[flow/design.v]
`timescale 1ns / 1ps
module DEJITTER#(
		parameter	C_HOLD_BIT_NUMBER	=	16,
		parameter	C_INPUT_POLARITY	=	1'b0
	)
	(
    input           sys_clk,
    input           sys_rst,		
    input			signal_in,
    output			signal_out
    );
    reg	[C_HOLD_BIT_NUMBER - 1 : 0]	signal_hold;
    always @(posedge sys_clk) begin
    	if(sys_rst) begin
    		signal_hold <= {C_HOLD_BIT_NUMBER{!C_INPUT_POLARITY}};
    	end else begin
    		signal_hold <= {signal_hold[C_HOLD_BIT_NUMBER - 2 : 0],signal_in};
    	end
    end
    assign	signal_out	=	(signal_hold == {C_HOLD_BIT_NUMBER{C_INPUT_POLARITY}}) ? C_INPUT_POLARITY : !C_INPUT_POLARITY;
endmodule
`timescale 1ns / 1ps
module BLE_CTRL(
    input           sys_clk,
    input           sys_rst,	
 	input			motor_state,
 	input			motor_direction,
 	input			motor_alarm_reset,
 	output			fwd,
 	output			rev,
 	output			stop_mode,
 	output			m0,
 	output			m1,
 	output			alarm_reset,
 	input			speed_out,
 	input			alarm_out_n	
    );
	assign			m0	=	0;
	assign			m1	=	0;
	reg				o_fwd;
	reg				o_rev;
	always @(posedge sys_clk) begin
		if (sys_rst) begin 
			o_fwd	<=	0;
			o_rev	<=	0;
		end
		else if (motor_alarm_reset) begin 
			o_fwd	<=	0;
			o_rev	<=	0;
		end
		else if(motor_state) begin
			o_fwd	<=	motor_direction;
			o_rev	<=	~motor_direction;
		end else begin
			o_fwd	<=	0;
			o_rev	<=	0;
		end
	end
	assign			fwd	=	o_fwd;
	assign			rev	=	o_rev;
	reg				o_stop_mode;
	always @(posedge sys_clk) begin
		if(sys_rst) begin
			o_stop_mode <= 0;
		end else if(motor_alarm_reset) begin
			o_stop_mode <= 1;
		end else begin
			o_stop_mode <= 0;
		end
	end
	assign	stop_mode	=	o_stop_mode;
	reg	[31:0]			tmie_cnt;
	localparam			TIME_10S	=	32'h3B9A_CA00,
						TIME_10MS	=	32'h001E_8480,
						TIME_10US	=	32'h0000_07D0;
	reg					o_alarm_reset;
	always @(posedge sys_clk) begin 
		if(sys_rst) begin
			tmie_cnt <= 0;
		end else if(!alarm_out_n) begin
			tmie_cnt <= tmie_cnt + 1;
		end else if (motor_alarm_reset || alarm_reset) begin
			tmie_cnt <= 0;
		end
		else
			tmie_cnt <= tmie_cnt;
	end					
	always @(posedge sys_clk) begin
		if(sys_rst) begin
			o_alarm_reset <= 0;
		end else if(motor_alarm_reset) begin
			o_alarm_reset <= 1;
		end else if (tmie_cnt > TIME_10US) begin
			o_alarm_reset <= 1;
		end
		else 
			o_alarm_reset <= 0;
	end
	assign	alarm_reset	=	o_alarm_reset;
endmodule
`timescale 1ns / 1ps
module DAC_CTRL  #(   
    parameter C_AXI_ID_WIDTH       = 4,         
    parameter C_AXI_ADDR_WIDTH     = 32,        
    parameter C_AXI_DATA_WIDTH     = 64,        
    parameter C_AXI_NBURST_SUPPORT = 1'b0,      
    parameter C_AXI_BURST_TYPE     = 2'b00,     
    parameter WATCH_DOG_WIDTH      = 12,         
    parameter C_ADDR_SUMOFFSET     =   32'h0000_1000,
    parameter C_ADDR_MOTOR2ETH     =   32'h0000_0000,       
    parameter C_ADDR_ETH2MOTOR     =   32'hE000_0000    
)(    
    input                               sys_clk,
    input                               sys_rst,
   	output                            	saxi_wready,  
   	input [C_AXI_ID_WIDTH-1:0]        	saxi_wid,     
   	input [C_AXI_ADDR_WIDTH-1:0]      	saxi_waddr,   
   	input [7:0]                       	saxi_wlen,    
   	input [2:0]                       	saxi_wsize,   
   	input [1:0]                       	saxi_wburst,  
   	input [1:0]                       	saxi_wlock,   
   	input [3:0]                       	saxi_wcache,  
   	input [2:0]                       	saxi_wprot,   
   	input                             	saxi_wvalid,  
   	output                            	saxi_wd_wready,   
   	input [C_AXI_DATA_WIDTH-1:0]      	saxi_wd_wdata,     
   	input [C_AXI_DATA_WIDTH/8-1:0]    	saxi_wd_wstrb,     
   	input                             	saxi_wd_wlast,     
   	input                             	saxi_wd_wvalid,    
   	output  [C_AXI_ID_WIDTH-1:0]      	saxi_wb_bid,      
   	output  [1:0]                     	saxi_wb_bresp,    
   	output                            	saxi_wb_bvalid,   
   	input                             	saxi_wb_bready,   
   	output                            	saxi_rready,      
   	input [C_AXI_ID_WIDTH-1:0]        	saxi_rid,         
   	input [C_AXI_ADDR_WIDTH-1:0]      	saxi_raddr,       
   	input [7:0]                       	saxi_rlen,        
   	input [2:0]                       	saxi_rsize,       
   	input [1:0]                       	saxi_rburst,      
   	input [1:0]                       	saxi_rlock,       
   	input [3:0]                       	saxi_rcache,      
   	input [2:0]                       	saxi_rprot,       
   	input                             	saxi_rvalid,      
   	output  [C_AXI_ID_WIDTH-1:0]       	saxi_rd_rid,      
   	output  [1:0]                      	saxi_rd_rresp,    
   	output                             	saxi_rd_rvalid,   
   	output  [C_AXI_DATA_WIDTH-1:0]     	saxi_rd_rdata,    
   	output                             	saxi_rd_rlast,    
   	input                              	saxi_rd_rready,    
	input                               maxi_wready,  
	output [C_AXI_ID_WIDTH-1:0]         maxi_wid,     
	output [C_AXI_ADDR_WIDTH-1:0]       maxi_waddr,   
	output [7:0]                        maxi_wlen,    
	output [2:0]                        maxi_wsize,   
	output [1:0]                        maxi_wburst,  
	output [1:0]                        maxi_wlock,   
	output [3:0]                        maxi_wcache,  
	output [2:0]                        maxi_wprot,   
	output                              maxi_wvalid,  
	input                               maxi_wd_wready,   
	output [C_AXI_DATA_WIDTH-1:0]       maxi_wd_wdata,     
	output [C_AXI_DATA_WIDTH/8-1:0]     maxi_wd_wstrb,     
	output                              maxi_wd_wlast,     
	output                              maxi_wd_wvalid,    
	input  [C_AXI_ID_WIDTH-1:0]         maxi_wb_bid,      
	input  [1:0]                        maxi_wb_bresp,    
	input                               maxi_wb_bvalid,   
	output                              maxi_wb_bready,   
	input                               maxi_rready,      
	output [C_AXI_ID_WIDTH-1:0]         maxi_rid,         
	output [C_AXI_ADDR_WIDTH-1:0]       maxi_raddr,       
	output [7:0]                        maxi_rlen,        
	output [2:0]                        maxi_rsize,       
	output [1:0]                        maxi_rburst,      
	output [1:0]                        maxi_rlock,       
	output [3:0]                        maxi_rcache,      
	output [2:0]                        maxi_rprot,       
	output                              maxi_rvalid,      
	input  [C_AXI_ID_WIDTH-1:0]         maxi_rd_bid,      
	input  [1:0]                        maxi_rd_rresp,    
	input                               maxi_rd_rvalid,   
	input  [C_AXI_DATA_WIDTH-1:0]       maxi_rd_rdata,    
	input                               maxi_rd_rlast,    
	output                              maxi_rd_rready,    
 	output								sclk,
 	output								sync_n,
 	output								sdin,
 	output								reset_n,
 	input								sdo,
 	output								motor_state,
 	output								motor_direction,
 	output								motor_alarm_reset,
 	input								alarm_in_n,
 	input								alarm_reset,
 	output								trig_ad_convst
    );
	reg								sclk_p;
	reg								sclk_n;	
	reg								o_sync_n;
	reg								o_sdin;
	reg								o_reset_n;
	reg								o_motor_state;
	reg								o_moter_direction;
	reg								o_alarm_reset;
	reg								o_trig_ad;
	assign							sclk		=	sclk_p & sclk_n	;	
	assign							sync_n		=	o_sync_n;
	assign							sdin		=	o_sdin	;	
	assign							reset_n		=	o_reset_n;	
	assign                          motor_state     	=   o_motor_state;
	assign                          motor_direction 	=   o_moter_direction;
	assign							motor_alarm_reset	=	o_alarm_reset;
	assign							trig_ad_convst		=	o_trig_ad;
	reg [C_AXI_ID_WIDTH-1:0]        s_wr_wid;
	reg [C_AXI_ADDR_WIDTH-1:0]      s_wr_waddr;
	reg [7:0]                       s_wr_wlen;
	reg [1:0]                       s_wr_wburst;
	reg                             s_wr_wready;
	reg [C_AXI_DATA_WIDTH-1:0]      s_wd_wdata;
	reg [C_AXI_DATA_WIDTH/8-1:0]    s_wd_wstrb;
	reg                             s_wd_wready;
	reg								s_wb_bvalid;
	reg	[C_AXI_ID_WIDTH-1:0]      	s_wb_bid;
	reg [1:0]                     	s_wb_bresp;
	reg [C_AXI_ID_WIDTH-1:0]        s_rr_rid;
	reg [C_AXI_ADDR_WIDTH-1:0]      s_rr_raddr;
	reg [7:0]                       s_rr_rlen;
	reg [2:0]                       s_rr_rsize;
	reg [1:0]                       s_rr_rburst;
	reg                             s_rr_rready;
	reg [C_AXI_ID_WIDTH-1:0]        s_rd_rid;
	reg [1:0]                       s_rd_rresp;
	reg								s_rd_rvalid;
	reg [C_AXI_DATA_WIDTH-1:0]     	s_rd_rdata;  
	reg 							s_rd_rlast;
	function integer clogb2 (input integer bit_depth);              
	begin                                                           
	for(clogb2=0; bit_depth>0; clogb2=clogb2+1)                   
	  bit_depth = bit_depth >> 1;                                 
	end                                                           
	endfunction 
	localparam	[2:0]	AXI_SIZE	=	clogb2(C_AXI_DATA_WIDTH/8-1);
	localparam 	[7:0]	AXI_ADDR_INC	=	C_AXI_DATA_WIDTH/8;
	localparam	[2:0]	SUM_SIZE	=	clogb2(32/C_AXI_DATA_WIDTH-1);
	localparam  [3:0]               S_WRITE_IDLE     = 4'd0, 
									S_WRITE_ADDR     = 4'd1,
									S_WRITE_DATA     = 4'd2,                                        
									S_WRITE_RESPONSE = 4'd3,
									S_WRITE_TIME_OUT = 4'd4,
									DAC_RESET        = 4'd5,
									DAC_SYNC         = 4'd6,
									DAC_WRITE        = 4'd7,
									DAC_READ         = 4'd8;                               
   reg [8:0]                       s_write_state,
									s_write_next;
	reg [WATCH_DOG_WIDTH : 0]       s_wt_watch_dog_cnt;          
 	reg [7:0]                       s_write_data_cnt;	
 	reg								trig_write_start;
	always @(posedge sys_clk) begin
		if(sys_rst) begin
			trig_write_start <= 0;
		end else begin
			trig_write_start <= saxi_wvalid;
		end
	end
	reg		flag_dac_reset_over;
	reg		flag_dac_sync_over;
	reg		flag_dac_write_over;
	reg		flag_dac_read_over;
	always @(posedge sys_clk) begin
		if(sys_rst) begin
			s_write_state <= 9'b0_0010_0000;	 
		end else begin
			s_write_state	<= s_write_next;
		end
	end
	always @(*) begin
		s_write_next	=	0;		 
		case (1)
			s_write_state[S_WRITE_IDLE]	:	begin 
				if (trig_write_start)
					s_write_next[S_WRITE_ADDR]		=	1;
				else
					s_write_next[S_WRITE_IDLE]		=	1;
			end
			s_write_state[S_WRITE_ADDR]	:	begin 
				if (saxi_wready && saxi_wvalid)
					s_write_next[S_WRITE_DATA]		=	1;
				else
					s_write_next[S_WRITE_ADDR]		=	1;
			end
			s_write_state[S_WRITE_DATA] :	begin 
				if (flag_read_over)
					s_write_next[S_WRITE_RESPONSE]	=	1;
				else
					s_write_next[S_WRITE_DATA]		=	1;
			end
			s_write_state[S_WRITE_RESPONSE]	:	begin 
				if (saxi_wb_bvalid && saxi_wb_bready)
					s_write_next[DAC_READ]			=	1;		 
				else
					s_write_next[S_WRITE_RESPONSE]	=	1;			
			end
			s_write_state[S_WRITE_TIME_OUT] :	begin 
					s_write_next[S_WRITE_IDLE]		=	1;
			end
			s_write_state[DAC_RESET]	:	begin 
				if (flag_dac_reset_over)
					s_write_next[S_WRITE_IDLE]		=	1;
				else
					s_write_next[DAC_RESET]			=	1;
			end	
			s_write_state[DAC_SYNC]		:	begin 
				if (flag_dac_sync_over)
					s_write_next[DAC_WRITE]			=	1;
				else
					s_write_next[DAC_SYNC]			=	1;
			end							
			s_write_state[DAC_WRITE]	:	begin 
				if (flag_dac_write_over)
					s_write_next[DAC_READ]			=	1;
				else
					s_write_next[DAC_WRITE]			=	1;
			end
			s_write_state[DAC_READ]		:	begin 
				if (flag_dac_read_over)
					s_write_next[S_WRITE_IDLE]		=	1;
				else
					s_write_next[DAC_SYNC]			=	1;		 
			end
			default : s_write_next[S_WRITE_IDLE]		=	1;
		endcase
	end	
	reg	[4:0]	sclk_cnt;
	localparam	TIME_RESET	=	5'd4,	 
				TIME_SYNC	=	5'd10,	 
				BIT_SDI		=	5'd24;	
	reg	[9:0]	dac_voltage;	
	localparam	MOTOR_ENABLE	=	16'hEAEA,
				MOTOR_POSITVE	=	16'h1EAF,
				ALARM_RESET		=	16'hAAED;
	localparam	DAC_SUCCESS		=	16'hFBFB;
	localparam	ALARM_OUT		=	16'hAAAA;
	reg	[23:0]	dac_code;
	reg [23:0]	dac_read;
	localparam	DAC_CMD_WRITE	=	4'd3,
				DAC_CMD_READ	=	4'd9,
				DAC_VO_ALL		=	4'd9,
				DAC_VO_A		=	4'd1;	
	reg	[2:0]	read_in_cnt;
	reg			dac_complete;
	reg [31:0]	time_set;
	reg			flag_read_over;
	always @(posedge sys_clk) begin
		if(sys_rst) begin
			dac_voltage	<=	0;
			time_set	<=	0;
			sclk_cnt	<=	0;
			read_in_cnt	<=	0;
			o_reset_n	<=	1'b1;
			o_sync_n	<=	1'b1;
			o_sdin		<=	1'b0;
			dac_read	<=	0;
			dac_code	<=	0;
			dac_complete	<=	1'b0;
			flag_dac_read_over	<=	1'b0;
			flag_dac_sync_over	<=	1'b0;
			flag_dac_write_over	<=	1'b0;
			flag_dac_reset_over	<=	1'b0;
			flag_read_over		<=	1'b0;
			o_motor_state		<=	1'b0;
			o_moter_direction	<=	1'b1;
			o_alarm_reset		<=	1'b0;
		end else begin
			case (1)
				s_write_next[S_WRITE_IDLE]	:	begin 
												sclk_cnt	<=	0;
												read_in_cnt	<=	0;
												dac_voltage	<=	dac_voltage;
												o_reset_n	<=	1;
												o_sync_n	<=	1;
												o_sdin		<=	0;
												dac_read	<=	0;
												dac_complete		<=	0;
												flag_dac_read_over	<=	0;
												flag_dac_sync_over	<=	0;
												flag_dac_write_over	<=	0;
												flag_dac_reset_over	<=	0;
												flag_read_over		<=	0;
												o_motor_state	<=	alarm_reset ? 0 : o_motor_state;
				end	
				s_write_next[S_WRITE_DATA]	:	begin 
												if (saxi_wd_wvalid && saxi_wd_wready)
													sclk_cnt	<=	sclk_cnt + 1;
												else
													sclk_cnt	<=	sclk_cnt;
												case (sclk_cnt)
													5'd1	:	begin 
														o_motor_state		<=	(s_wd_wdata[63:48] == MOTOR_ENABLE);
														o_moter_direction	<=	(s_wd_wdata[47:32] == MOTOR_POSITVE);
														dac_voltage			<=	 s_wd_wdata[25:16];
														o_alarm_reset		<=	(s_wd_wdata[15:00] == ALARM_RESET);															
													end
													5'd2	:	begin 
														time_set			<=	s_wd_wdata[63:32];
														flag_read_over		<=	1;
													end
													default :  ;
												endcase											
				end
				s_write_next[S_WRITE_RESPONSE]	:	begin 
												sclk_cnt	<=	0;																		
				end
				s_write_next[DAC_RESET]			:	begin 
												if (sclk_cnt == TIME_RESET) begin 
													flag_dac_reset_over <=  1;
													sclk_cnt			<=	0;
												end
												else begin 
													if (!sclk_p && sclk_n)
														sclk_cnt	<=	sclk_cnt + 1;
													else
														sclk_cnt	<=	sclk_cnt;													
												end
												o_reset_n          	<=  !(sclk_cnt  < TIME_RESET);												
				end
				s_write_next[DAC_SYNC]			:	begin 
												if ((sclk_cnt == TIME_SYNC - 1) && (!sclk_p && sclk_n)) begin 
													flag_dac_sync_over 	<=  1;
													sclk_cnt			<=	0;
													o_sync_n			<=	0;
												end
												else begin 
													if (!sclk_p && sclk_n)
														sclk_cnt	<=	sclk_cnt + 1;
													else
														sclk_cnt	<=	sclk_cnt;													
												end	
				end
				s_write_next[DAC_WRITE]			:	begin 
												flag_dac_sync_over 	<=  0;
												if ((sclk_cnt == BIT_SDI - 1) && (!sclk_p && sclk_n)) begin 
													flag_dac_write_over <=  1;
													sclk_cnt			<=	0;
													o_sdin				<=	0;
													o_sync_n			<=	1;
												end
												else begin 
													if (!sclk_p && sclk_n) begin 
														o_sdin	<=	dac_code[23 - (sclk_cnt + 1)];
														sclk_cnt	<=	sclk_cnt + 1;
													end														
													else begin 
														sclk_cnt	<=	sclk_cnt;
														o_sdin		<=	(sclk_cnt == 0) ? dac_code[23] : o_sdin;
													end																											
												end
												if (read_in_cnt == 3 && sclk_p && !sclk_n)		 
													dac_read[23 - sclk_cnt]	<=	sdo;
												else
													dac_read	<=	dac_read;
				end
				s_write_next[DAC_READ]			:	begin 
												flag_dac_write_over <=  0;
												read_in_cnt			<=	read_in_cnt + 1;
												case (read_in_cnt)
													3'd0	:	dac_code	<=	{DAC_CMD_WRITE,DAC_VO_ALL,dac_voltage,6'd0};	 
													3'd1	:	dac_code	<=	{DAC_CMD_READ,DAC_VO_A,10'd0,6'd0};				 
													3'd2	:	dac_code	<=	0;												 
													3'd3	:	begin 
																dac_complete		<=	{dac_read[11:2] == dac_voltage};		 
																flag_dac_read_over	<=	1;
													end 
													default :  ;
												endcase
				end
				default :  ;
			endcase
		end
	end
reg	[31:0]	trig_cnt;
always @(posedge sys_clk) begin
	if(sys_rst) begin
		 trig_cnt	<=	0;
		 o_trig_ad	<=	0;
	end else begin
		 if (motor_state) begin 
		 	if (trig_cnt == time_set) begin 
			 	trig_cnt	<=	0;
			 	o_trig_ad	<=	1;		 		
		 	end
		 	else begin 
		 		trig_cnt	<=	trig_cnt + 1;
			 	o_trig_ad	<=	0;	
		 	end
		 end
		 else begin 
		 	trig_cnt	<=	0;
		 	o_trig_ad	<=	0;
		 end
	end
end
	reg	[7:0]	time_cnt;
	localparam	TIME_SCLK		=	8'd5;	 
	always @(posedge sys_clk) if (sys_rst) begin time_cnt <= 0; end else begin
		if (time_cnt == TIME_SCLK - 1)
			time_cnt	<=	0;
		else
			time_cnt	<=	time_cnt + 1;
	end
	always @(posedge sys_clk) if (sys_rst) begin sclk_p <= 1'b1; end else begin
			sclk_p	<=	(time_cnt <= 2);
	end
	always @(negedge sys_clk) if (sys_rst) begin sclk_n <= 1'b1; end else begin
			sclk_n	<=	(time_cnt <= 2);
	end	
	always @(posedge sys_clk) begin
		if(sys_rst) begin
			 s_wt_watch_dog_cnt	<=	0;
		end else begin
			 if (s_write_state != s_write_next)
			 	s_wt_watch_dog_cnt	<=	0;
			 else
			 	s_wt_watch_dog_cnt	<=	s_wt_watch_dog_cnt + 1; 
		end
	end	
	always @(posedge sys_clk) if (sys_rst) begin s_wr_wready <= 1'b0; end else begin
		if (s_write_state[S_WRITE_IDLE] && s_write_next[S_WRITE_ADDR])
			s_wr_wready	<=	1;
		else
			s_wr_wready	<=	0;
	end
	always @(posedge sys_clk) begin
		if(sys_rst) begin
			 s_wr_wid	<=	0;
		end else begin
			 if (saxi_wvalid && saxi_wready)
			 	s_wr_wid	<=	saxi_wid;
			 else
			 	s_wr_wid	<=	s_wr_wid;
		end
	end
	always @(posedge sys_clk) begin
		if(sys_rst) begin
			 s_wr_wlen	<=	0;
		end else begin
			 if (saxi_wvalid && saxi_wready)
			 	s_wr_wlen	<=	saxi_wlen + 1;
			 else
			 	s_wr_wlen	<=	s_wr_wlen;
		end
	end	
	always @(posedge sys_clk) begin
		if(sys_rst) begin
			s_wr_wburst	<=	0;
		end else begin
			s_wr_wburst	<=	saxi_wburst;	
		end
	end	
	assign	saxi_wready	=	s_wr_wready;
	always @(posedge sys_clk) if (sys_rst) begin s_write_data_cnt <= 0; end else begin
		if (s_write_next[S_WRITE_IDLE])
			s_write_data_cnt	<=	0;
		else if (s_write_state[S_WRITE_ADDR] && s_write_next[S_WRITE_DATA])		 
			s_write_data_cnt	<=	saxi_wlen;
		else if (saxi_wd_wvalid && saxi_wd_wready)
			s_write_data_cnt	<=	s_write_data_cnt - 1;
		else
			s_write_data_cnt	<=	s_write_data_cnt;
	end
	always @(posedge sys_clk) if (sys_rst) begin s_wd_wready <= 1'b0; end else begin
		if (s_write_state[S_WRITE_DATA] && s_write_next[S_WRITE_DATA])
			s_wd_wready	<=	saxi_wd_wvalid;		 
		else
			s_wd_wready	<=	0;
	end	
	always @(posedge sys_clk) begin
		if(sys_rst) begin
			 s_wd_wdata     <= 0;			 
		end else begin
			if (saxi_wd_wready && saxi_wd_wvalid)
				s_wd_wdata	<=	saxi_wd_wdata;		 
			else
				s_wd_wdata	<=	s_wd_wdata;
		end
	end
	assign	saxi_wd_wready	=	s_wd_wready;
	always @(posedge sys_clk) if (sys_rst) begin s_wb_bvalid <= 1'b0; end else begin
		if (s_write_next[S_WRITE_RESPONSE])
			s_wb_bvalid <= 1;
		else
			s_wb_bvalid <= 0;
	end
	assign	saxi_wb_bvalid	=	s_wb_bvalid;
	assign	saxi_wb_bid		=	0;	 
	assign	saxi_wb_bresp	=	2'b0;	 
	reg	[C_AXI_ID_WIDTH-1:0]		m_wid;
	reg	[C_AXI_ADDR_WIDTH-1:0]		m_waddr;
	reg	[7:0]						m_wlen;
	reg	[1:0]						m_wburst;
	reg								m_wvalid;
	reg	[C_AXI_DATA_WIDTH-1:0]		m_wd_wdata;
	reg	[C_AXI_DATA_WIDTH/8-1:0]	m_wd_wstrb;
	reg								m_wd_wlast;
	reg								m_wd_wvalid;
	reg								m_wb_ready;
	localparam  [3:0]               M_WRITE_IDLE     = 4'd0, 
									M_WRITE_ADDR     = 4'd1,
									M_WRITE_DATA     = 4'd2,										
									M_WRITE_RESPONSE = 4'd3,
									M_WRITE_TIME_OUT = 4'd4;								
       reg [4:0]                       m_write_state,
									m_write_next;
	reg [WATCH_DOG_WIDTH : 0]       m_wt_watch_dog_cnt;      
	reg	[7:0]						m_write_data_cnt;    
	reg                             trig_m_write_start;
	reg								flag_sum;
	reg 		alarm_in_n_d;
	reg			alarm_reset_d;
	always @(posedge sys_clk) if (sys_rst) begin alarm_in_n_d <= 1'b0; alarm_reset_d <= 1'b0; end else begin
		alarm_in_n_d	<=	alarm_in_n;
		alarm_reset_d	<=	alarm_reset;
	end
	always @(posedge sys_clk) begin
		if(sys_rst) begin
			trig_m_write_start <= 0;
		end else begin
			trig_m_write_start <= flag_sum;			 
		end
	end
	always @(posedge sys_clk) if (sys_rst) begin flag_sum <= 1'b0; end else begin
		if(maxi_wb_bvalid && maxi_wb_bready) begin
			 flag_sum <= 0;
		end else begin
			 flag_sum <= (flag_dac_read_over || (alarm_in_n_d && !alarm_in_n) || (alarm_reset_d && !alarm_reset)) ? 1 : flag_sum;
		end
	end
	reg	[63:0]	data2eth;	
	reg	[31:0]	data_sum;
	reg	[15:0]	data_complete;
	reg [15:0]	alarm_complete;
	always @(posedge sys_clk) if (sys_rst) begin data2eth <= 0; data_sum <= 0; end else begin
		if(flag_sum) begin
			data2eth[63:48] <=	motor_state ? MOTOR_ENABLE : 0;
			data2eth[47:32]	<=	motor_direction ? MOTOR_POSITVE : 0;
			data2eth[31:16]	<=	dac_voltage;
			data2eth[15:00]	<=	!alarm_in_n ? ALARM_OUT : 0;
			data_sum		<=	data2eth[63:48] + data2eth[47:32] + data2eth[31:16] + data2eth[15:00] + data_complete + alarm_complete + time_set[31:16] + time_set[15:00]; 
		end else if (maxi_wb_bvalid && maxi_wb_bready) begin
			data2eth 	<=	0;
			data_sum	<=	0;
		end
		else begin 
			data2eth 	<=	data2eth;
			data_sum	<=	data_sum;			
		end
	end
	always @(posedge sys_clk) if (sys_rst) begin data_complete <= 0; end else begin
		if(flag_dac_read_over) begin
			data_complete <= dac_complete ? DAC_SUCCESS : 0;
		end else begin
			data_complete <= data_complete;
		end
	end
	always @(posedge sys_clk) if (sys_rst) begin alarm_complete <= 0; end else begin
		if(alarm_reset_d && !alarm_reset)
			alarm_complete <= ALARM_RESET;
		else if (!flag_sum && maxi_wb_bvalid && maxi_wb_bready)
			alarm_complete <= 0;
		else 
			alarm_complete <= alarm_complete;
	end	
	always @(posedge sys_clk) begin
		if(sys_rst) begin
			m_write_state <= 1;
		end else begin
			m_write_state	<= m_write_next;
		end
	end
always @(*) begin
		m_write_next	=	0;		 
		case (1)
			m_write_state[M_WRITE_IDLE]	:	begin 
				if (trig_m_write_start)
					m_write_next[M_WRITE_ADDR]		=	1;
				else
					m_write_next[M_WRITE_IDLE]		=	1;
			end
			m_write_state[M_WRITE_ADDR]	:	begin 
				if (maxi_wready && maxi_wvalid)
					m_write_next[M_WRITE_DATA]		=	1;
				else
					m_write_next[M_WRITE_ADDR]		=	1;
			end
			m_write_state[M_WRITE_DATA] :	begin 
				if (maxi_wd_wvalid && maxi_wd_wready && maxi_wd_wlast)
					m_write_next[M_WRITE_RESPONSE]	=	1;
				else
					m_write_next[M_WRITE_DATA]		=	1;
			end
			m_write_state[M_WRITE_RESPONSE]	:	begin 
				if (maxi_wb_bvalid && maxi_wb_bready && flag_sum)
					m_write_next[M_WRITE_ADDR]		=	1;
				else if (maxi_wb_bvalid && maxi_wb_bready)
					m_write_next[M_WRITE_IDLE]		=	1;
				else
					m_write_next[M_WRITE_RESPONSE]	=	1;			
			end
			m_write_state[M_WRITE_TIME_OUT] :	begin 
					m_write_next[M_WRITE_IDLE]		=	1;
			end
			default : m_write_next[M_WRITE_IDLE]		=	1;
		endcase
	end	
	always @(posedge sys_clk) begin
		if(sys_rst) begin
			 m_wt_watch_dog_cnt	<=	0;
		end else begin
			 if (m_write_state != m_write_next)
			 	m_wt_watch_dog_cnt	<=	0;
			 else
			 	m_wt_watch_dog_cnt	<=	m_wt_watch_dog_cnt + 1; 
		end
	end
	always @(posedge sys_clk) if (sys_rst) begin m_waddr <= 0; m_wvalid <= 1'b0; end else begin
		 if (m_write_state[M_WRITE_ADDR] && m_write_next[M_WRITE_ADDR]) begin
			m_waddr	<=	flag_sum ? (C_ADDR_MOTOR2ETH + C_ADDR_SUMOFFSET) : C_ADDR_MOTOR2ETH;	 
		 	m_wvalid	<=	1;
		 end
		 else begin 
		 	m_waddr	<=	m_waddr;
		 	m_wvalid	<=	0;			 	
		 end
	end
	always @(posedge sys_clk) begin
		if(sys_rst) begin
			 m_wid	<=	0;
		end else begin
			 if (m_write_state[M_WRITE_IDLE] && m_write_next[M_WRITE_ADDR])
			 	m_wid	<=	m_wid + 1;
			 else
			 	m_wid	<=	m_wid;
		end
	end
	always @(posedge sys_clk) begin
		if(sys_rst) begin
			 m_wlen	<=	0;
		end else begin
			 if (m_write_state[M_WRITE_ADDR] && m_write_next[M_WRITE_ADDR])
			 	m_wlen	<=	flag_sum ? (1 - 1) : (2 - 1);			 			 
			 else
			 	m_wlen	<=	m_wlen;
		end
	end	
	assign	maxi_wid	=	m_wid;
	assign	maxi_waddr	=	m_waddr;
	assign	maxi_wlen	=	m_wlen;
	assign	maxi_wsize	=	AXI_SIZE;
	assign	maxi_wburst	=	C_AXI_BURST_TYPE;
	assign	maxi_wvalid	=	m_wvalid;
	assign	maxi_wlock	=	2'b0;
	assign	maxi_wcache	=	4'b0;
	assign	maxi_wprot	=	3'b0;	
	always @(posedge sys_clk) if (sys_rst) begin m_write_data_cnt <= 0; end else begin
		if (m_write_next[M_WRITE_IDLE])
			m_write_data_cnt	<=	0;
		else if (m_write_state[M_WRITE_ADDR] && m_write_next[M_WRITE_DATA])
			m_write_data_cnt	<=	maxi_wlen;
		else if (maxi_wd_wvalid && maxi_wd_wready)
			m_write_data_cnt	<=	m_write_data_cnt - 1;
		else
			m_write_data_cnt	<=	m_write_data_cnt;
	end
	always @(posedge sys_clk) if (sys_rst) begin m_wd_wdata <= 0; end else begin
		if (m_write_state[M_WRITE_DATA] && m_write_next[M_WRITE_DATA])
			if (flag_sum)
				m_wd_wdata	<=	data_sum;
			else 
				if (maxi_wd_wvalid && maxi_wd_wready)
					case (m_write_data_cnt - 1)
						8'd0	:	m_wd_wdata	<=	{data_complete,alarm_complete,time_set};		
						default : 	m_wd_wdata	<=	0;
					endcase
				else if (m_write_data_cnt == maxi_wlen)
					m_wd_wdata	<=	data2eth;
				else
					m_wd_wdata	<=	m_wd_wdata;
		else begin 
			m_wd_wdata	<=	0;				 	
		end
	end
	always @(posedge sys_clk) if (sys_rst) begin m_wd_wvalid <= 1'b0; end else begin
		 if (m_write_state[M_WRITE_DATA] && m_write_next[M_WRITE_DATA]) begin 
		 	m_wd_wvalid	<=	1;	 				 
		 end 
		 else begin 
		 	m_wd_wvalid	<=	0;				 	
		 end		
	end		
	always @(posedge sys_clk) if (sys_rst) begin m_wd_wlast <= 1'b0; end else begin
		 if (m_write_state[M_WRITE_DATA] && m_write_next[M_WRITE_DATA]) begin 
		 	m_wd_wlast	<=	(maxi_wlen == 0) ? 1 : (m_write_data_cnt == 1 && maxi_wd_wvalid && maxi_wd_wready);	 				 
		 end 
		 else begin 
		 	m_wd_wlast	<=	0;				 	
		 end		
	end	
	always @(posedge sys_clk) begin
		if(sys_rst) begin
			m_wd_wstrb	<=	0;
		end else begin
			if (m_write_state[M_WRITE_DATA] && m_write_next[M_WRITE_DATA])
				m_wd_wstrb	<=	{(C_AXI_DATA_WIDTH/8){1'b1}};
			else
				m_wd_wstrb	<=	0;
		end
	end
	assign	maxi_wd_wdata	=	m_wd_wdata;
	assign	maxi_wd_wstrb	=	m_wd_wstrb;
	assign	maxi_wd_wlast	=	m_wd_wlast;
	assign	maxi_wd_wvalid	=	m_wd_wvalid;
	always @(posedge sys_clk) if (sys_rst) begin m_wb_ready <= 1'b0; end else begin
		if (m_write_state[M_WRITE_RESPONSE] && !m_wb_ready)
			m_wb_ready <= maxi_wb_bvalid;
		else
			m_wb_ready <= 0;
	end
	assign	maxi_wb_bready	=	m_wb_ready;	
	assign	saxi_rready		=	1'b0;
	assign	saxi_rd_rid		=	0;
	assign	saxi_rd_rresp	=	2'b0;
	assign	saxi_rd_rvalid	=	1'b0;
	assign	saxi_rd_rdata	=	0;
	assign	saxi_rd_rlast	=	1'b0;
	assign	maxi_rid		=	0;
	assign	maxi_raddr		=	0;
	assign	maxi_rlen		=	8'b0;
	assign	maxi_rsize		=	3'b0;
	assign	maxi_rburst		=	2'b0;
	assign	maxi_rlock		=	2'b0;
	assign	maxi_rcache		=	4'b0;
	assign	maxi_rprot		=	3'b0;
	assign	maxi_rvalid		=	1'b0;
	assign	maxi_rd_rready	=	1'b0;
endmodule
`timescale 1ns / 1ps
module MOTOR_TOP#(   
    parameter C_AXI_ID_WIDTH       = 4,         
    parameter C_AXI_ADDR_WIDTH     = 16,        
    parameter C_AXI_DATA_WIDTH     = 64,        
    parameter C_AXI_NBURST_SUPPORT = 1'b0,      
    parameter C_AXI_BURST_TYPE     = 2'b00,     
    parameter WATCH_DOG_WIDTH      = 12,         
    parameter C_ADDR_SUMOFFSET     =   32'h0000_1000,
    parameter C_ADDR_MOTOR2ETH     =   32'h0000_0000,       
    parameter C_ADDR_ETH2MOTOR     =   32'hE000_0000    
)(    
    input                               sys_clk,
    input                               sys_rst,
   	output                            	saxi_wready,  
   	input [C_AXI_ID_WIDTH-1:0]        	saxi_wid,     
   	input [C_AXI_ADDR_WIDTH-1:0]      	saxi_waddr,   
   	input [7:0]                       	saxi_wlen,    
   	input [2:0]                       	saxi_wsize,   
   	input [1:0]                       	saxi_wburst,  
   	input [1:0]                       	saxi_wlock,   
   	input [3:0]                       	saxi_wcache,  
   	input [2:0]                       	saxi_wprot,   
   	input                             	saxi_wvalid,  
   	output                            	saxi_wd_wready,   
   	input [C_AXI_DATA_WIDTH-1:0]      	saxi_wd_wdata,     
   	input [C_AXI_DATA_WIDTH/8-1:0]    	saxi_wd_wstrb,     
   	input                             	saxi_wd_wlast,     
   	input                             	saxi_wd_wvalid,    
   	output  [C_AXI_ID_WIDTH-1:0]      	saxi_wb_bid,      
   	output  [1:0]                     	saxi_wb_bresp,    
   	output                            	saxi_wb_bvalid,   
   	input                             	saxi_wb_bready,   
   	output                            	saxi_rready,      
   	input [C_AXI_ID_WIDTH-1:0]        	saxi_rid,         
   	input [C_AXI_ADDR_WIDTH-1:0]      	saxi_raddr,       
   	input [7:0]                       	saxi_rlen,        
   	input [2:0]                       	saxi_rsize,       
   	input [1:0]                       	saxi_rburst,      
   	input [1:0]                       	saxi_rlock,       
   	input [3:0]                       	saxi_rcache,      
   	input [2:0]                       	saxi_rprot,       
   	input                             	saxi_rvalid,      
   	output  [C_AXI_ID_WIDTH-1:0]       	saxi_rd_rid,      
   	output  [1:0]                      	saxi_rd_rresp,    
   	output                             	saxi_rd_rvalid,   
   	output  [C_AXI_DATA_WIDTH-1:0]     	saxi_rd_rdata,    
   	output                             	saxi_rd_rlast,    
   	input                              	saxi_rd_rready,    
	input                               maxi_wready,  
	output [C_AXI_ID_WIDTH-1:0]         maxi_wid,     
	output [C_AXI_ADDR_WIDTH-1:0]       maxi_waddr,   
	output [7:0]                        maxi_wlen,    
	output [2:0]                        maxi_wsize,   
	output [1:0]                        maxi_wburst,  
	output [1:0]                        maxi_wlock,   
	output [3:0]                        maxi_wcache,  
	output [2:0]                        maxi_wprot,   
	output                              maxi_wvalid,  
	input                               maxi_wd_wready,   
	output [C_AXI_DATA_WIDTH-1:0]       maxi_wd_wdata,     
	output [C_AXI_DATA_WIDTH/8-1:0]     maxi_wd_wstrb,     
	output                              maxi_wd_wlast,     
	output                              maxi_wd_wvalid,    
	input  [C_AXI_ID_WIDTH-1:0]         maxi_wb_bid,      
	input  [1:0]                        maxi_wb_bresp,    
	input                               maxi_wb_bvalid,   
	output                              maxi_wb_bready,   
	input                               maxi_rready,      
	output [C_AXI_ID_WIDTH-1:0]         maxi_rid,         
	output [C_AXI_ADDR_WIDTH-1:0]       maxi_raddr,       
	output [7:0]                        maxi_rlen,        
	output [2:0]                        maxi_rsize,       
	output [1:0]                        maxi_rburst,      
	output [1:0]                        maxi_rlock,       
	output [3:0]                        maxi_rcache,      
	output [2:0]                        maxi_rprot,       
	output                              maxi_rvalid,      
	input  [C_AXI_ID_WIDTH-1:0]         maxi_rd_bid,      
	input  [1:0]                        maxi_rd_rresp,    
	input                               maxi_rd_rvalid,   
	input  [C_AXI_DATA_WIDTH-1:0]       maxi_rd_rdata,    
	input                               maxi_rd_rlast,    
	output                              maxi_rd_rready,    
 	output								sclk,
 	output								sync_n,
 	output								sdin,
 	output								reset_n,
 	input								sdo,
 	output			fwd,
 	output			rev,
 	output			stop_mode,
 	output			m0,
 	output			m1,
 	output			alarm_reset,
 	input			speed_out,
 	input			alarm_out_n,
 	output			trig_ad_convst
    );
	wire 	alarm_in_n;
	wire	motor_state;
	wire	motor_direction;
	wire	motor_alarm_reset;
	BLE_CTRL inst_BLE_CTRL
		(
			.sys_clk           (sys_clk),
			.sys_rst           (sys_rst),
			.motor_state       (motor_state),
			.motor_direction   (motor_direction),
			.motor_alarm_reset (motor_alarm_reset),
			.fwd               (fwd),
			.rev               (rev),
			.stop_mode         (stop_mode),
			.m0                (m0),
			.m1                (m1),
			.alarm_reset       (alarm_reset),
			.speed_out         (speed_out),
			.alarm_out_n       (alarm_in_n)
		);
	DAC_CTRL #(
			.C_AXI_ID_WIDTH(C_AXI_ID_WIDTH),
			.C_AXI_ADDR_WIDTH(C_AXI_ADDR_WIDTH),
			.C_AXI_DATA_WIDTH(C_AXI_DATA_WIDTH),
			.C_AXI_NBURST_SUPPORT(C_AXI_NBURST_SUPPORT),
			.C_AXI_BURST_TYPE(C_AXI_BURST_TYPE),
			.WATCH_DOG_WIDTH(WATCH_DOG_WIDTH),
			.C_ADDR_SUMOFFSET(C_ADDR_SUMOFFSET),
			.C_ADDR_MOTOR2ETH(C_ADDR_MOTOR2ETH),
			.C_ADDR_ETH2MOTOR(C_ADDR_ETH2MOTOR)
		) inst_DAC_CTRL (
			.sys_clk           (sys_clk),
			.sys_rst           (sys_rst),
			.saxi_wready       (saxi_wready),
			.saxi_wid          (saxi_wid),
			.saxi_waddr        (saxi_waddr),
			.saxi_wlen         (saxi_wlen),
			.saxi_wsize        (saxi_wsize),
			.saxi_wburst       (saxi_wburst),
			.saxi_wlock        (saxi_wlock),
			.saxi_wcache       (saxi_wcache),
			.saxi_wprot        (saxi_wprot),
			.saxi_wvalid       (saxi_wvalid),
			.saxi_wd_wready    (saxi_wd_wready),
			.saxi_wd_wdata     (saxi_wd_wdata),
			.saxi_wd_wstrb     (saxi_wd_wstrb),
			.saxi_wd_wlast     (saxi_wd_wlast),
			.saxi_wd_wvalid    (saxi_wd_wvalid),
			.saxi_wb_bid       (saxi_wb_bid),
			.saxi_wb_bresp     (saxi_wb_bresp),
			.saxi_wb_bvalid    (saxi_wb_bvalid),
			.saxi_wb_bready    (saxi_wb_bready),
			.saxi_rready       (saxi_rready),
			.saxi_rid          (saxi_rid),
			.saxi_raddr        (saxi_raddr),
			.saxi_rlen         (saxi_rlen),
			.saxi_rsize        (saxi_rsize),
			.saxi_rburst       (saxi_rburst),
			.saxi_rlock        (saxi_rlock),
			.saxi_rcache       (saxi_rcache),
			.saxi_rprot        (saxi_rprot),
			.saxi_rvalid       (saxi_rvalid),
			.saxi_rd_rid       (saxi_rd_rid),
			.saxi_rd_rresp     (saxi_rd_rresp),
			.saxi_rd_rvalid    (saxi_rd_rvalid),
			.saxi_rd_rdata     (saxi_rd_rdata),
			.saxi_rd_rlast     (saxi_rd_rlast),
			.saxi_rd_rready    (saxi_rd_rready),
			.maxi_wready       (maxi_wready),
			.maxi_wid          (maxi_wid),
			.maxi_waddr        (maxi_waddr),
			.maxi_wlen         (maxi_wlen),
			.maxi_wsize        (maxi_wsize),
			.maxi_wburst       (maxi_wburst),
			.maxi_wlock        (maxi_wlock),
			.maxi_wcache       (maxi_wcache),
			.maxi_wprot        (maxi_wprot),
			.maxi_wvalid       (maxi_wvalid),
			.maxi_wd_wready    (maxi_wd_wready),
			.maxi_wd_wdata     (maxi_wd_wdata),
			.maxi_wd_wstrb     (maxi_wd_wstrb),
			.maxi_wd_wlast     (maxi_wd_wlast),
			.maxi_wd_wvalid    (maxi_wd_wvalid),
			.maxi_wb_bid       (maxi_wb_bid),
			.maxi_wb_bresp     (maxi_wb_bresp),
			.maxi_wb_bvalid    (maxi_wb_bvalid),
			.maxi_wb_bready    (maxi_wb_bready),
			.maxi_rready       (maxi_rready),
			.maxi_rid          (maxi_rid),
			.maxi_raddr        (maxi_raddr),
			.maxi_rlen         (maxi_rlen),
			.maxi_rsize        (maxi_rsize),
			.maxi_rburst       (maxi_rburst),
			.maxi_rlock        (maxi_rlock),
			.maxi_rcache       (maxi_rcache),
			.maxi_rprot        (maxi_rprot),
			.maxi_rvalid       (maxi_rvalid),
			.maxi_rd_bid       (maxi_rd_bid),
			.maxi_rd_rresp     (maxi_rd_rresp),
			.maxi_rd_rvalid    (maxi_rd_rvalid),
			.maxi_rd_rdata     (maxi_rd_rdata),
			.maxi_rd_rlast     (maxi_rd_rlast),
			.maxi_rd_rready    (maxi_rd_rready),
			.sclk              (sclk),
			.sync_n            (sync_n),
			.sdin              (sdin),
			.reset_n           (reset_n),
			.sdo               (sdo),
			.motor_state       (motor_state),
			.motor_direction   (motor_direction),
			.motor_alarm_reset (motor_alarm_reset),
			.alarm_in_n        (alarm_in_n),
			.alarm_reset       (alarm_reset),
			.trig_ad_convst    (trig_ad_convst)
		);
	DEJITTER #(
			.C_HOLD_BIT_NUMBER(16),
			.C_INPUT_POLARITY(0)
		) inst_DEJITTER (
			.sys_clk    (sys_clk),
			.sys_rst    (sys_rst),
			.signal_in  (alarm_out_n),
			.signal_out (alarm_in_n)
		);
endmodule
[flow/config.mk]
export PLATFORM = sky130hd
export DESIGN_NAME = MOTOR_TOP
export DESIGN_NICKNAME = MOTOR_TOP
export VERILOG_FILES = /design/flow/design.v
export SDC_FILE = /design/flow/constraint.sdc
export NUM_CORES = 4
export LEC_CHECK = 0
export CAP_MARGIN = 0
export CORE_MARGIN = 2
export CORE_UTILIZATION = 72
export CTS_CLUSTER_SIZE = 13
export PLACE_DENSITY_LB_ADDON = 0.24
export SETUP_SLACK_MARGIN = 0.72
export SLEW_MARGIN = 20
[flow/run.sh]
#!/bin/bash
# the make line also repeats each setting of config.mk as NAME=value (left out here)
make -C /OpenROAD-flow-scripts/flow DESIGN_CONFIG=/design/flow/config.mk WORK_HOME=/design/flow/orfs CLKGATE_MAP_FILE= finish
[flow/constraint.sdc]
create_clock -name core_clock -period 5.04 [get_ports {sys_clk}]
set_input_delay 1.0080 -clock core_clock [delete_from_list [all_inputs] [get_ports {sys_clk}]]
set_output_delay 1.0080 -clock core_clock [all_outputs]
set_load 0.01 [all_outputs]
==> reports/qor.csv, run 1 <==
metric,value,unit
Internal Power,0.004465,W
RR Endpoint,inst_DAC_CTRL.data_sum[15],
YS chip area,18340,µm²
Max clock buf depth,3,
Slew HR,32.98,%
GPL Wtd Cong,0.9784,
peak supply drop,0.3217,mV
Vias/cell,5.971,
proportion of power drawn by combinational gates,4.2,%
Hold EP,inst_DEJITTER.signal_hold[13],
critical path type,flop to primary output,
Post-CTS Hold Fix Bufs,0,
P_comb,0.000240,W
Max Slew Vio Count,0,
clk_skew,0.06075,ns
fillers,1547,
crit path cell chain,and2_4 > buf_6,
"Simple Share, Synth",20.55,%
ys async rst share,0,%
Remaining DRCs,0,
Pwr per Cell Area,271.9,nW/µm²
Commonest flop,dfxtp_1,
Main logic family,simple AND/OR/NAND/NOR gates,
Avg Synthesized Cell Area,8.543,µm²
status,timing/DRC/antenna clean,
vias in the first global route,14805,
overall routing resource usage,35.71,%
largest net degree at the start of global routing,188,
Adders+Majority by Area,10.60,%
synthesized area,18340,µm²
Leak Pwr,8.088,nW
Tool Warnings,230,
Area Overhead vs Synth,15.18,%
CP max stage delay,0.31,ns
die x size,163.6,µm
post-DR wirelength/cell,18.73,µm
die y size,163.6,µm
yosys warning tally,3,
Post-synth area hogs,"dfxtp_1 38%, buf_4 8.1%, nand2_1 6.5%",
hold depth,1,
row count,58,
first-pass GRT wire length,75800,µm
Min-Delay Path Class,flop to flop,
Late-Pin Clk Latency,0.58,ns
Post-Synth XOR/XNOR Area,4.918,%
Pwr Total,0.005744,W
Cell variety after synth,78,
mux share,1.344,%
1st-pass router iterations,5,
core region area,25110,µm²
# IOs,504,
Crit Path Max Fanout,2,
worst path buffer plus inverter count,1,
leading cell types by count after synthesis,"347 x dfxtp_1, 317 x nand2_1, 198 x buf_4",
Max-area cell share,37.87,%
Final WS setup,0.3847,ns
total clock network power,0.00273,W
clock sinks,347,
Sw Share,22.26,%
CP startpoint kind,flop,
hold path start,inst_DEJITTER.signal_hold[12],
cell count after synthesis,2147,
Top power group,registers,
final WL,49240,µm
pre-CTS setup slack,0.2668,ns
Post-synth EDFFs,0,
die area,26770,µm²
final setup fails,0,
measured slew at the worst slew-check pin,0.9961,ns
leading area contributor after synthesis,dfxtp_1,
Max H-tree Level,2,
Iter 0 DRT Violations,1676,
Diodes inserted,0,
power share of the clock group,47.6,%
clk slew on worst S/H paths,0.06,ns
synthesis-stage register bit count,347,
initial antenna violation count,1,
aoi share,12.66,%
Sequential Power Share,48.3,%
# Cells Yosys,2147,
Worst EP required,4.03,ns
CP startpoint,inst_DAC_CTRL.sclk_n,
Util after Layout,84.14,%
Antenna Nets Post-Route,0,
max cap viols,0,
crit path capture,sclk,
Flop+latch power,0.00277,W
CTS tree,done,
CP Depth,2,
reg-to-reg startpoint,inst_DAC_CTRL.data_complete[14],
Synth Seq Share,37.87,%
Net Sw Power,0.001279,W
CP endpoint kind,primary output,
IO buf count,156,
crit path DAT,3.65,ns
"count leader, synth",dfxtp_1,
vias,15698,
GRT overflow,0,
Inserted Clock Buffers,37,
r2r setup slk,0.55,ns
Root Buffer,clkbuf_16,
R2R cell count,14,
cell family with most CP delay,flip-flops,
RSZ-0062 raised after global routing,yes,
TNS Setup,0,ns
placed wire-length estimate,34330,µm
Nets,2646,
CP max-delay cell,dfxtp_2,
Final Hold Violation Tally,0,
initial core utilization,73.05,%
cell type report:
type / count / area, µm² / share of cell area (%)
Clock buffer: 49 / 1052 / 4.981
Multi-Input combinational cell: 1582 / 10160 / 48.08
Clock inverter: 16 / 171.4 / 0.8114
Sequential cell: 347 / 6953 / 32.91
Tap cell: 330 / 412.9 / 1.954
Timing Repair Buffer: 217 / 2042 / 9.665
Inverter: 88 / 336.6 / 1.593
per-stage QoR:
| stage | area (µm²) | std cells | hold WS, ns |
|---|---|---|---|
| 3_3_place_gp | 19420 | 2542 | 0.4206 |
| 5_1_grt | 21130 | 2629 | 0.4618 |
| 4_1_cts | 20930 | 2619 | 0.4492 |
| 3_5_place_dp | 19420 | 2542 | 0.4315 |
| 6_report | 21130 | 2629 | 0.4447 |
| 2_1_floorplan | 19000 | 2311 | 0.4175 |
routing by layer:
metal  track usage [%]  part of all wire, %  vias up
li1                  -                    -     7244
met1             43.97                   38     7495
met2             61.00                   49      796
met3             6.171                  8.0      161
met4             16.63                  4.9        2
met5                 0                0.026        -
what timing repair did:
action / in CTS / in global routing
gates resized: 51 / 26
pin swaps: 26 / 18
endpoints found under the setup margin: 12 / 22
buffers inserted: 13 / 10
==> inputs of run 2 (changes only) <==
Settings changed: ABC_AREA set to 1, CAP_MARGIN 0 to 20, CELL_PAD_IN_SITES_DETAIL_PLACEMENT set to 1, CELL_PAD_IN_SITES_GLOBAL_PLACEMENT set to 0, CORE_UTILIZATION 72 to 40, CTS_CLUSTER_SIZE 13 to unset, MAX_ROUTING_LAYER set to met4, MIN_ROUTING_LAYER set to met2, PLACE_DENSITY set to 0.38, PLACE_DENSITY_LB_ADDON 0.24 to unset, SETUP_SLACK_MARGIN 0.72 to 0.59, SLEW_MARGIN 20 to 15, TNS_END_PERCENT set to 55.
Clock period 5.04 ns to 5.94 ns, I/O delays scaled along.
==> run 2 against run 1 <==
Net effect: clock skew decreased by 0.023 ns; sequential share of layout area decreased by 1.8 points; global-route usage increased by 5.0 points; setup slack improved by 0.24 ns; routed wire length increased by 33%; highest routed layer is now met4; hold slack got worse by 0.024 ns; register-to-register slack improved by 0.44 ns; largest cell class unchanged; first-iteration DRC count increased by 92%; sequential power decreased by 13%.
==> reports/qor.csv, run 2 <==
metric,value,unit
register area,6948,µm²
Leak Pwr,9.095,nW
Cell variety after synth,55,
reg-to-reg startpoint,inst_DAC_CTRL.sclk_n,
initial core utilization,40.33,%
status,timing/DRC/antenna clean,
first-pass GRT wire length,101500,µm
CP startpoint,inst_DAC_CTRL.sclk_n,
Adders+Majority by Area,9.910,%
die y size,225.5,µm
power share of the clock group,46.2,%
Pwr per Cell Area,260.2,nW/µm²
TNS Setup,0,ns
row count,81,
Vias/cell,7.008,
CP max-delay cell,dfxtp_2,
die x size,225.5,µm
die area,50840,µm²
Post-synth EDFFs,0,
Min-Delay Path Class,flop to flop,
Top power group,clock,
Max clock buf depth,3,
largest net degree at the start of global routing,89,
Inserted Clock Buffers,42,
Main logic family,simple AND/OR/NAND/NOR gates,
max cap viols,0,
synthesized area,19620,µm²
crit path cell chain,nand2_2 > inv_2 > buf_6,
Max Slew Vio Count,0,
cell count after synthesis,2701,
aoi share,12.65,%
ys async rst share,0,%
P_comb,0.000701,W
Gate Area,10260,µm²
Commonest flop,dfxtp_1,
crit path capture,sclk,
RR Endpoint,inst_DAC_CTRL.sclk_cnt[1],
crit path DAT,4.13,ns
Max-area cell share,35.41,%
GRT overflow,0,
Finished Layout Cells,3456,
measured slew at the worst slew-check pin,1.122,ns
Final Hold Violation Tally,0,
"Simple Share, Synth",25.42,%
hold depth,2,
worst path buffer plus inverter count,2,
Slew HR,24.42,%
Net Sw Power,0.001678,W
leading area contributor after synthesis,dfxtp_1,
Iter 0 DRT Violations,3226,
Max H-tree Level,2,
post-DR wirelength/cell,18.92,µm
initial antenna violation count,1,
Flop+latch power,0.00242,W
Sw Share,28.92,%
RSZ-0062 raised after global routing,yes,
Hold Slack,0.4203,ns
Tool Warnings,228,
Remaining DRCs,0,
yosys warning tally,3,
leading cell types by count after synthesis,"511 x nand2_1, 347 x dfxtp_1, 298 x inv_1",
"count leader, synth",nand2_1,
clock sinks,347,
vias,24218,
Nets,3171,
critical path type,flop to primary output,
GPL Wtd Cong,0.9897,
Post-Synth XOR/XNOR Area,1.065,%
Util after Layout,45.85,%
r2r setup slk,0.99,ns
Late-Pin Clk Latency,0.63,ns
YS chip area,19620,µm²
fillers,6138,
hold path start,inst_DEJITTER.signal_hold[7],
CP Depth,3,
Finished Cell Area,22300,µm²
Sequential Power Share,41.7,%
IO buf count,156,
Hold EP,inst_DEJITTER.signal_hold[8],
placed wire-length estimate,48130,µm
1st-pass router iterations,6,
Internal Power,0.004125,W
# Cells Yosys,2701,
proportion of power drawn by combinational gates,12.1,%
clk slew on worst S/H paths,0.06,ns
total clock network power,0.00268,W
Synth Seq Share,35.41,%
CP max stage delay,0.32,ns
clk_skew,0.03786,ns
overall routing resource usage,40.71,%
# IOs,504,
Root Buffer,clkbuf_16,
Crit Path Max Fanout,2,
final WL,65390,µm
Area Overhead vs Synth,13.67,%
CTS tree,done,
Antenna Nets Post-Route,0,
final setup fails,0,
R2R cell count,9,
placed cell areas,20850,µm²
Worst EP required,4.75,ns
CP startpoint kind,flop,
peak supply drop,0.2075,mV
CP endpoint kind,primary output,
placed instance count,3376,
mux share,0,%
cell family with most CP delay,flip-flops,
Avg Synthesized Cell Area,7.264,µm²
core region area,48650,µm²
synthesis-stage register bit count,347,
vias in the first global route,26837,
Post-synth area hogs,"dfxtp_1 35%, nand2_1 9.8%, buf_4 7.7%",
==> run 2: through the flow <==
step / setup WS, ns / total power, W
2_1_floorplan: 0.9046 / 0.002990
3_3_place_gp: 0.7877 / 0.003130
3_5_place_dp: 0.7918 / 0.003148
4_1_cts: 0.6035 / 0.005791
5_1_grt: 0.5764 / 0.006036
6_report: 0.6203 / 0.005804
==> run 2: repair_timing <==
action | CTS | global route
setup buffers | 0 | 0
gates resized | 8 | 0
setup endpoints to repair | 1 | 1
pin swaps | 0 | 0
hold buffers | 0 | 0
==> run 2: cell type report <==
type	count	share of cell area [%]
Antenna cell	6	0.06732
Timing Repair Buffer	173	7.557
Inverter	316	5.330
Clock buffer	62	5.935
Clock inverter	12	0.4488
Sequential cell	347	31.15
Multi-Input combinational cell	1918	46.02
Tap cell	622	3.489
==> run 2: metal layers <==
layer	vias to the layer above	GRT usage [%]	routed length, µm
li1	8509	-	-
met1	8636	-	0
met2	6562	46.51	33650
met3	511	54.03	27240
met4	0	6.452	4496
met5	-	-	0
==> inputs of run 3 (changes only) <==
Settings changed: ABC_AREA 1 to unset, CELL_PAD_IN_SITES_DETAIL_PLACEMENT 1 to unset, CELL_PAD_IN_SITES_GLOBAL_PLACEMENT 0 to unset, CORE_ASPECT_RATIO set to 1.45, CORE_UTILIZATION 40 to 70, CTS_CLUSTER_DIAMETER set to 42, CTS_CLUSTER_SIZE set to 16, GPL_ROUTABILITY_DRIVEN set to 1, MAX_ROUTING_LAYER met4 to unset, MIN_ROUTING_LAYER met2 to met1, PLACE_DENSITY 0.38 to unset, SETUP_SLACK_MARGIN 0.59 to 0.65, SLEW_MARGIN 15 to 20, TNS_END_PERCENT 55 to unset.
Clock period 5.94 ns to 6.35 ns, I/O delays scaled along.
==> run 3 against run 2 <==
Net effect: combinational power is 73% lower; die size is 46% lower; core utilization is 33 points higher; clock power is 31% lower; via count is 37% lower; flip-flop count stayed put; synthesized cell count is 21% lower; clock-buffer cell count is 24 lower; highest routed layer unchanged; critical path depth is 1 lower; cell count is 25% lower; clock skew is 0.017 ns higher; still clean on timing, DRC and antenna; setup slack better by 0.086 ns.
==> reports/qor.csv, run 3 <==
metric,value,unit
status,timing/DRC/antenna clean,
Post-synth EDFFs,0,
Leak Pwr,7.745,nW
clock sinks,347,
Post-synth area hogs,"dfxtp_1 38%, buf_4 8.1%, nand2_1 6.5%",
leading cell types by count after synthesis,"347 x dfxtp_1, 317 x nand2_1, 198 x buf_4",
Iter 0 DRT Violations,1097,
Hold Slack,0.4504,ns
Sequential Power Share,51.8,%
Internal Power,0.003230,W
"count leader, synth",dfxtp_1,
Nets,2600,
CP max-delay cell,dfxtp_2,
Final WS setup,0.7059,ns
yosys warning tally,3,
1st-pass router iterations,5,
RR Endpoint,inst_DAC_CTRL.data_sum[18],
critical path type,flop to primary output,
die y size,198.9,µm
TNS Setup,0,ns
CP endpoint kind,primary output,
CP Depth,2,
ys async rst share,0,%
Area Overhead vs Synth,10.42,%
aoi share,12.66,%
Max H-tree Level,1,
max cap viols,0,
final setup fails,0,
worst path buffer plus inverter count,1,
crit path capture,sclk,
crit path cell chain,and2_4 > buf_2,
Max clock buf depth,3,
initial antenna violation count,1,
P_comb,0.000188,W
clk slew on worst S/H paths,0.07,ns
reg-to-reg startpoint,inst_DAC_CTRL.data_complete[14],
Pwr per Cell Area,209.6,nW/µm²
GRT overflow,0,
crit path DAT,4.37,ns
Hold EP,inst_DEJITTER.signal_hold[8],
CP startpoint kind,flop,
Min-Delay Path Class,flop to flop,
RSZ-0062 raised after global routing,no,
Cell variety after synth,78,
die x size,138.4,µm
proportion of power drawn by combinational gates,4.4,%
mux share,1.344,%
Inserted Clock Buffers,31,
Tool Warnings,227,
Flop+latch power,0.00220,W
# Cells Yosys,2147,
placed wire-length estimate,34900,µm
first-pass GRT wire length,73220,µm
die area,27540,µm²
CP max stage delay,0.31,ns
row count,71,
Max Slew Vio Count,0,
cell family with most CP delay,flip-flops,
CP startpoint,inst_DAC_CTRL.sclk_n,
power share of the clock group,43.8,%
r2r setup slk,0.97,ns
Net Sw Power,0.001016,W
total clock network power,0.00186,W
fillers,1877,
Pwr Total,0.004246,W
vias,15217,
hold depth,1,
leading area contributor after synthesis,dfxtp_1,
largest net degree at the start of global routing,99,
Vias/cell,5.898,
peak supply drop,0.2577,mV
Synth Seq Share,37.87,%
synthesized area,18340,µm²
Sw Share,23.92,%
Late-Pin Clk Latency,0.63,ns
YS chip area,18340,µm²
initial core utilization,70.95,%
final WL,47380,µm
Antenna Nets Post-Route,0,
Top power group,registers,
Remaining DRCs,0,
IO buf count,156,
Main logic family,simple AND/OR/NAND/NOR gates,
measured slew at the worst slew-check pin,0.9848,ns
synthesis-stage register bit count,347,
"Simple Share, Synth",20.55,%
hold path start,inst_DEJITTER.signal_hold[7],
CTS tree,done,
core region area,25850,µm²
Worst EP required,5.08,ns
clk_skew,0.05463,ns
Slew HR,33.79,%
pre-CTS setup slack,0.8991,ns
post-DR wirelength/cell,18.36,µm
R2R cell count,13,
Post-Synth XOR/XNOR Area,4.918,%
Crit Path Max Fanout,2,
cell count after synthesis,2147,
vias in the first global route,14156,
Commonest flop,dfxtp_1,
GPL Wtd Cong,1.001,
# IOs,504,
Root Buffer,clkbuf_16,
Adders+Majority by Area,10.60,%
Final Hold Violation Tally,0,
overall routing resource usage,33.16,%
Avg Synthesized Cell Area,8.543,µm²
Max-area cell share,37.87,%
-- run 3: area by class of cell --
| class | instances | area (µm²) | share of cell area, % |
|---|---|---|---|
| antenna | 1 | 2.502 | 0.01235 |
| clock buffer | 38 | 822.0 | 4.059 |
| clock inverter | 19 | 171.4 | 0.8463 |
| inverter | 88 | 330.3 | 1.631 |
| multi-input combinational | 1582 | 9846 | 48.61 |
| sequential | 347 | 6948 | 34.30 |
| tap | 328 | 410.4 | 2.026 |
| timing repair buffer | 177 | 1724 | 8.512 |
-- run 3: through the flow --
stage	instance area (µm²)	cells	util, %
finish	20250	2580	78.35
global route	20250	2580	78.35
CTS	20240	2578	78.30
detailed placement	19250	2522	74.48
global placement	19230	2521	74.41
floorplan	18960	2311	-
-- run 3: metal layers --
| metal | vias up | track usage, % | routed length, µm |
|---|---|---|---|
| met3 | 142 | 3.972 | 2900 |
| met5 | - | 0 | 0 |
| met4 | 0 | 18.25 | 2762 |
| met2 | 644 | 60.69 | 24120 |
| li1 | 7140 | - | - |
| met1 | 7291 | 37.61 | 17590 |
-- run 3: repair_timing --
| item | CTS | global route |
|---|---|---|
| buffers inserted | 0 | 1 |
| resized | 5 | 1 |
| endpoints found under the setup margin | 1 | 1 |
| hold buffers | 0 | 0 |
==> inputs of run 4 (changes only) <==
Settings changed: CAP_MARGIN 20 to 0, CORE_ASPECT_RATIO 1.45 to 0.85, CORE_UTILIZATION 70 to 72, CTS_CLUSTER_DIAMETER 42 to unset, CTS_CLUSTER_SIZE 16 to 13, GPL_ROUTABILITY_DRIVEN 1 to unset, HOLD_SLACK_MARGIN set to 0.29, MIN_ROUTING_LAYER met1 to unset, PLACE_DENSITY_LB_ADDON set to 0.24, SETUP_SLACK_MARGIN 0.65 to 0.72, SLEW_MARGIN 20 to 40, TNS_END_PERCENT set to 5.
Clock period 6.35 ns to 4.99 ns, I/O delays scaled along.
==> run 4 against run 3 <==
Net effect: synthesized cell count is the same; synthesized area stayed put; still clean; flip-flop count did not move; clock power increased by 38%; via count increased by 4.0%; clock skew increased by 0.019 ns; clock-buffer cell count grew 14; final area up 2.6%; cell count is 1.1% higher; die size down 2.8%; non-clock buffer count grew 21.
==> reports/qor.csv, run 4 <==
metric,value,unit
Sequential Power Share,49.9,%
Finished Cell Area,20790,µm²
clk_skew,0.07336,ns
GPL Wtd Cong,0.9821,
Max clock buf depth,3,
peak supply drop,0.2928,mV
hold depth,1,
CP startpoint kind,flop,
overall routing resource usage,35.43,%
aoi share,12.66,%
reg-to-reg startpoint,inst_DAC_CTRL.data_complete[14],
Max H-tree Level,2,
measured slew at the worst slew-check pin,0.8571,ns
power share of the clock group,45.7,%
placed wire-length estimate,35020,µm
Area Overhead vs Synth,13.34,%
leading area contributor after synthesis,dfxtp_1,
initial antenna violation count,2,
total clock network power,0.00256,W
1st-pass router iterations,6,
CP max stage delay,0.32,ns
Synth Seq Share,37.87,%
die y size,151.2,µm
GRT overflow,0,
RSZ-0062 raised after global routing,yes,
initial core utilization,73.76,%
core region area,24870,µm²
Inserted Clock Buffers,36,
vias in the first global route,14325,
Top power group,registers,
Iter 0 DRT Violations,1654,
CP endpoint kind,primary output,
crit path cell chain,and2_4 > buf_6,
Post-Synth XOR/XNOR Area,4.918,%
Nets,2626,
CP Depth,2,
ys async rst share,0,%
synthesized area,18340,µm²
proportion of power drawn by combinational gates,4.4,%
Crit Path Max Fanout,2,
placed cell areas,19400,µm²
Antenna Nets Post-Route,0,
die x size,177.1,µm
P_comb,0.000249,W
die area,26770,µm²
yosys warning tally,3,
crit path DAT,3.67,ns
mux share,1.344,%
final setup fails,0,
Post-synth EDFFs,0,
IO buf count,156,
Max-area cell share,37.87,%
Final Hold Violation Tally,0,
R2R cell count,15,
max cap viols,0,
CTS tree,done,
clk slew on worst S/H paths,0.06,ns
Main logic family,simple AND/OR/NAND/NOR gates,
Min-Delay Path Class,flop to flop,
Gate Area,10070,µm²
Flop+latch power,0.00280,W
Worst EP required,3.99,ns
cell family with most CP delay,flip-flops,
worst path buffer plus inverter count,1,
Pwr per Cell Area,269.7,nW/µm²
Max Slew Vio Count,0,
register area,6959,µm²
"Simple Share, Synth",20.55,%
Root Buffer,clkbuf_16,
Late-Pin Clk Latency,0.58,ns
Remaining DRCs,0,
cell count after synthesis,2147,
TNS Setup,0,ns
# IOs,504,
Hold Slack,0.4421,ns
Pwr Total,0.005607,W
clock sinks,347,
critical path type,flop to primary output,
Net Sw Power,0.001249,W
CP max-delay cell,dfxtp_2,
# Cells Yosys,2147,
hold path start,inst_DEJITTER.signal_hold[0],
Avg Synthesized Cell Area,8.543,µm²
post-DR wirelength/cell,18.81,µm
status,timing/DRC/antenna clean,
r2r setup slk,0.44,ns
row count,53,
Cell variety after synth,78,
Commonest flop,dfxtp_1,
Sw Share,22.28,%
Slew HR,42.65,%
Vias/cell,6.066,
Post-synth area hogs,"dfxtp_1 38%, buf_4 8.1%, nand2_1 6.5%",
Hold EP,inst_DEJITTER.signal_hold[1],
CP startpoint,inst_DAC_CTRL.sclk_n,
fillers,1499,
Adders+Majority by Area,10.60,%
vias,15819,
Leak Pwr,7.957,nW
"count leader, synth",dfxtp_1,
final WL,49060,µm
RR Endpoint,inst_DAC_CTRL.data_sum[18],
Internal Power,0.004357,W
Tool Warnings,230,
synthesis-stage register bit count,347,
first-pass GRT wire length,74350,µm
crit path capture,sclk,
largest net degree at the start of global routing,188,
YS chip area,18340,µm²
leading cell types by count after synthesis,"347 x dfxtp_1, 317 x nand2_1, 198 x buf_4",
run 4: routing by layer:
metal / share of wire [%] / up-vias / GRT usage [%]
met5: 0.029 / - / 0
met4: 4.0 / 2 / 14.92
met3: 12 / 152 / 7.455
met2: 45 / 1038 / 57.28
met1: 38 / 7440 / 46.36
li1: - / 7187 / -
run 4: timing repair:
action,4_1_cts,5_1_grt
buffers inserted,9,3
endpoints found under the setup margin,11,28
hold buffers,0,0
gates resized,14,34
pin swaps,4,22
gates cloned,0,0
run 4: layout make-up:
| class | instances | area share, % |
|---|---|---|
| antenna | 1 | 0.01204 |
| clock buffer | 52 | 4.965 |
| clock inverter | 10 | 0.4032 |
| inverter | 88 | 1.643 |
| multi-input combinational | 1582 | 48.42 |
| sequential | 347 | 33.47 |
| tap | 330 | 1.986 |
| timing repair buffer | 198 | 9.100 |
run 4: metrics by stage:
stage / utilization, % / instances / worst slack (ns)
3_5_place_dp: 78.02 / 2534 / 0.1950
4_1_cts: 82.86 / 2604 / 0.3340
5_1_grt: 83.60 / 2608 / 0.2850
3_3_place_gp: 77.91 / 2533 / 0.3121
6_report: 83.60 / 2608 / 0.3178
2_1_floorplan: - / 2311 / 0.7042
Power figures rest on the tool's default switching activity, not on a simulated workload.
